// v_tile
module v_tile #(
    parameter width = 16,  
    parameter num_inputs = 4,  
    parameter num_regs = 16,  
    parameter total_inputs = num_inputs + num_inputs  
) (
    input wire clk,
    input wire reset,
    input wire on_off,  
    input wire write_en1,  
    output wire write_rdy1,
    input wire [num_inputs*width-1:0] w_data_in1,  
    output wire write_ack1,
    input wire write_en2,  
    output wire write_rdy2,
    input wire [num_inputs*width-1:0] w_data_in2,  
    output wire write_ack2,
    input wire write_en3,  
    output wire write_rdy3,
    input wire [width-1:0] w_data_in3,
    output wire write_ack3,
    output wire [num_inputs*width-1:0] adder_outputs,  
    output wire [3:0] dest_info,
    output wire adder_ack
);
Size: roughly 1,800 cells after synthesis, about 220 flip-flops, roughly 230 I/O pins, ~12,000 µm² of cells after synthesis.
Settings: LEC_CHECK=0, ABC_AREA=1, CAP_MARGIN=20, CELL_PAD_IN_SITES_DETAIL_PLACEMENT=0, CORE_MARGIN=7, CORE_UTILIZATION=70, CTS_CLUSTER_SIZE=90, MAX_ROUTING_LAYER=met5, SLEW_MARGIN=40, TNS_END_PERCENT=45; clock period 5.92 ns.
run.sh (not shown) runs the stock make flow with config.mk's settings and CLKGATE_MAP_FILE=.
Change:
- ABC_AREA: 1 -> default
- CELL_PAD_IN_SITES_DETAIL_PLACEMENT: 0 -> default
- CORE_MARGIN: 7 -> 2
- CORE_UTILIZATION: 70 -> 40
- CTS_CLUSTER_SIZE: 90 -> default
- MAX_ROUTING_LAYER: met5 -> default
- SLEW_MARGIN: 40 -> 20
- TNS_END_PERCENT: 45 -> default
- clock period: 5.92 -> 4.5 ns (I/O delays scaled with it)
The changed run finished with timing, DRC and antenna clean.
Clock skew rises by 0.0092 ns.
Hold slack gets better by 0.0080 ns.
Worst setup slack degrades by 0.92 ns.
Routed wire length came out lower by 14%.
Change:
- CELL_PAD_IN_SITES_DETAIL_PLACEMENT: default -> 1
- CELL_PAD_IN_SITES_GLOBAL_PLACEMENT: default -> 1
- CORE_ASPECT_RATIO: default -> 0.75
- CORE_UTILIZATION: 40 -> 30
- CTS_CLUSTER_SIZE: default -> 94
- MIN_ROUTING_LAYER: default -> met2
- PLACE_DENSITY: default -> 0.85
- SETUP_SLACK_MARGIN: default -> 1.13
- TNS_END_PERCENT: default -> 30
After rerunning: Register-to-register slack improved by 0.03 ns. Design area climbs by 12%. Total power goes down by 4.3%.
Change:
- CELL_PAD_IN_SITES_DETAIL_PLACEMENT: 1 -> 2
- CORE_ASPECT_RATIO: 0.75 -> 0.69
- GPL_TIMING_DRIVEN: default -> 0
- MIN_ROUTING_LAYER: met2 -> met1
- PLACE_DENSITY: 0.85 -> 0.57
Effect:
- routed wire length goes up by 6.0%
- utilization came out lower by 0.59 points
- global-route usage fell by 9.2 points
- worst hold slack is better by 0.033 ns
- worst setup slack degrades by 0.14 ns
- sequential share of layout area increases by 0.49 points
Change:
- CELL_PAD_IN_SITES_DETAIL_PLACEMENT: 2 -> default
- CELL_PAD_IN_SITES_GLOBAL_PLACEMENT: 1 -> default
- CORE_ASPECT_RATIO: 0.69 -> default
- CORE_UTILIZATION: 30 -> 53
- CTS_CLUSTER_SIZE: 94 -> default
- GPL_TIMING_DRIVEN: 0 -> default
- MIN_ROUTING_LAYER: met1 -> default
- PLACE_DENSITY: 0.57 -> default
- SETUP_SLACK_MARGIN: 1.13 -> default
- TNS_END_PERCENT: 30 -> 55
- clock period: 4.5 -> 2.44 ns (I/O delays scaled with it)
Effect: The changed run finished but failed the layout checks on setup timing; global-route usage came out higher by 7.5 points; clock power came out higher by well over a third; utilization came out higher by 39 points; count of clock-buffer cells in the layout came out lower by 2; setup slack degrades by 1.4 ns; total power came out higher by well over a third; sequential power came out higher by well over a third; hold slack degrades by 0.14 ns.

v_tile again, from the RTL that the note above started with.
## v_tile
module v_tile #(
    parameter width = 16,  
    parameter num_inputs = 4,  
    parameter num_regs = 16,  
    parameter total_inputs = num_inputs + num_inputs  
) (
    input wire clk,
    input wire reset,
    input wire on_off,  
    input wire write_en1,  
    output wire write_rdy1,
    input wire [num_inputs*width-1:0] w_data_in1,  
    output wire write_ack1,
    input wire write_en2,  
    output wire write_rdy2,
    input wire [num_inputs*width-1:0] w_data_in2,  
    output wire write_ack2,
    input wire write_en3,  
    output wire write_rdy3,
    input wire [width-1:0] w_data_in3,
    output wire write_ack3,
    output wire [num_inputs*width-1:0] adder_outputs,  
    output wire [3:0] dest_info,
    output wire adder_ack
);
    wire [total_inputs*width-1:0] adder_inputs;
    wire on_off_vector_fu;
    wire [15:0] config_in;
    mem #(
        .width(width),
        .num_regs(num_regs),
        .num_inputs(num_inputs)
    ) mem_inst (
        .clk(clk),
        .reset(reset),
        .on_off(on_off),
        .write_en1(write_en1),
        .write_rdy1(write_rdy1),
        .w_data_in1(w_data_in1),
        .write_ack1(write_ack1),
        .write_en2(write_en2),
        .write_rdy2(write_rdy2),
        .w_data_in2(w_data_in2),
        .write_ack2(write_ack2),
        .write_en3(write_en3),
        .write_rdy3(write_rdy3),
        .w_data_in3(w_data_in3),
        .write_ack3(write_ack3),
        .config_in(config_in),
        .adder_inputs(adder_inputs),
        .on_off_vector_fu(on_off_vector_fu)
    );
    adder_fu #(
        .width(width),
        .num_inputs(num_inputs)
    ) adder_fu_inst (
  ...
clock: 4.5 ns
lec_check: 0
cap_margin: 20
cell_pad_in_sites_detail_placement: 2
cell_pad_in_sites_global_placement: 1
core_aspect_ratio: 0.75
core_margin: 2
core_utilization: 30
cts_cluster_size: 94
gpl_timing_driven: 0
min_routing_layer: met2
place_density: 0.85
setup_slack_margin: 1.13
slew_margin: 20
tns_end_percent: 30
The first run ran to the end with no violations.
Then changed:
CELL_PAD_IN_SITES_DETAIL_PLACEMENT = default   (was 2)
CELL_PAD_IN_SITES_GLOBAL_PLACEMENT = default   (was 1)
CORE_ASPECT_RATIO = default   (was 0.75)
CORE_UTILIZATION = 60   (was 30)
CTS_CLUSTER_SIZE = default   (was 94)
GPL_TIMING_DRIVEN = default   (was 0)
MIN_ROUTING_LAYER = default   (was met2)
PLACE_DENSITY = default   (was 0.85)
SETUP_SLACK_MARGIN = default   (was 1.13)
TNS_END_PERCENT = 55   (was 30)
clock period = 3.63 ns   (was 4.5 ns; I/O delays follow)
Outcome: This time the run finished but fails on negative setup slack. Worst setup slack degrades by 330 ps. Via count came out lower by 32%. Wire length came out lower by 41%. Cell count came out lower by 8.9%. Register-to-register slack degrades by 610 ps. Die area came out lower by 49%.
Power is estimated from default activity; no workload was simulated.
